==> flow/design.v (excerpt) <==
module processor
  (
   input                        clk,
   input                        rst,
   input                        boot_done,
   output reg [11:0]            status_digits,
   output reg                   halted,
   output reg [16-1:0]  instr_ptr,
   input                        instr_valid,
   input [32-1:0]      cur_instr,
   output reg                   cache_wr_en,
   output reg [16-1:0]  cache_wr_addr,
   output reg [16-1:0]  cache_wr_data,
   input                        cache_wr_done,
   output reg                   cache_rd_en,
   output reg [16-1:0]  cache_rd_addr,
   input [16-1:0]       cache_rd_data,
   input                        cache_rd_done,
   input                        pixel_wr_done,
   output reg                   pixel_en,
   output reg [7:0]             pixel_rgb,
   output reg [7:0]             pixel_x,
   output reg [7:0]             pixel_y,
   input [16-1:0]       rnd,
   output reg                   ms_time_rst,
   input [16-1:0]       ms_time,
   input [142-1:0] buf_inputs
   );
   reg [16-1:0]  registers [16-1:0];
   reg                   overflow_flag;
   reg                   carry_flag;
   reg                   zero_flag;
   reg                   sign_flag;
   wire [7:0]            opcode = cur_instr[31:24];
   wire [7:0]            arg1 = cur_instr[23:16];
   wire [7:0]            arg2 = cur_instr[15:8];
   wire [3:0]            reg1 = arg1[3:0];
   wire [3:0]            reg2 = arg2[3:0];
   wire [16-1:0] dest = registers[reg1];
   wire [16-1:0] src  = registers[reg2];
   wire [15:0]           argA = cur_instr[23:8];
   wire [15:0]           argB = cur_instr[15:0];
  ...
For scale: roughly 3200 cells after synthesis, ~580 flip-flops.
export LEC_CHECK = 0
export ABC_AREA = 0
export CAP_MARGIN = 30
export CELL_PAD_IN_SITES_DETAIL_PLACEMENT = 2
export CORE_MARGIN = 8
export CORE_UTILIZATION = 65
export CTS_CLUSTER_SIZE = 11
export GPL_ROUTABILITY_DRIVEN = 0
export GPL_TIMING_DRIVEN = 1
export HOLD_SLACK_MARGIN = 0.02
export MIN_ROUTING_LAYER = met1
export PLACE_DENSITY_LB_ADDON = 0.1
export SLEW_MARGIN = 20
export TNS_END_PERCENT = 40
create_clock -name core_clock -period 9.49 [get_ports {clk}]
run.sh (not shown) runs the stock make flow with config.mk's settings and CLKGATE_MAP_FILE=.
The starting point ended with an error in detailed placement (3_5_place_dp).
Change:
Settings changed: ABC_AREA 0 to 1, CAP_MARGIN 30 to 10, CELL_PAD_IN_SITES_DETAIL_PLACEMENT 2 to not set, CORE_MARGIN 8 to 4, CORE_UTILIZATION 65 to 40, CTS_CLUSTER_SIZE 11 to 18, GPL_ROUTABILITY_DRIVEN 0 to 1, GPL_TIMING_DRIVEN 1 to not set, HOLD_SLACK_MARGIN 0.02 to -0.09, MIN_ROUTING_LAYER met1 to not set, PLACE_DENSITY_LB_ADDON 0.1 to 0.04, SETUP_SLACK_MARGIN set to -0.3, SLEW_MARGIN 20 to 0, TNS_END_PERCENT 40 to 75.
Clock period 9.49 ns to 8.86 ns, I/O delays scaled along.
This time the run finished with timing, DRC and antenna clean.
Synthesized area goes up by 2.3%.
Synthesized cell count rose by 42%.
Die area rises by 54%.
Change:
Settings changed: ABC_AREA 1 to not set, CAP_MARGIN 10 to 20, CORE_MARGIN 4 to 2, CTS_CLUSTER_SIZE 18 to not set, GPL_ROUTABILITY_DRIVEN 1 to not set, HOLD_SLACK_MARGIN -0.09 to not set, PLACE_DENSITY set to 0.6, PLACE_DENSITY_LB_ADDON 0.04 to not set, SETUP_SLACK_MARGIN -0.3 to not set, SLEW_MARGIN 0 to 20, TNS_END_PERCENT 75 to not set.
Clock period 8.86 ns to 7.52 ns, I/O delays scaled along.
Routed wire length fell by roughly a tenth.
Count of clock-buffer cells in the layout shrinks by 5.
Via count decreases by roughly a tenth.
Register-to-register slack loses 1200 ps.
Sequential share of layout area goes up by 0.11 points.
Die area goes down by a few percent.
Worst hold slack gets worse by 14 ps.
Cell count fell by about a fifth.
Design area is about the same.
Non-clock buffer count is higher by 55.
Change:
Settings changed: CORE_UTILIZATION 40 to 46, PLACE_DENSITY 0.6 to not set, SETUP_SLACK_MARGIN set to 1.2.
Clock period 7.52 ns to 4.18 ns, I/O delays scaled along.
After rerunning: Now the flow ran to the end with violations: negative setup slack; clock-buffer cell count went down by 7; design area goes up by 17%; sequential power grows by 80%.
Power and IR drop assume default switching activity.
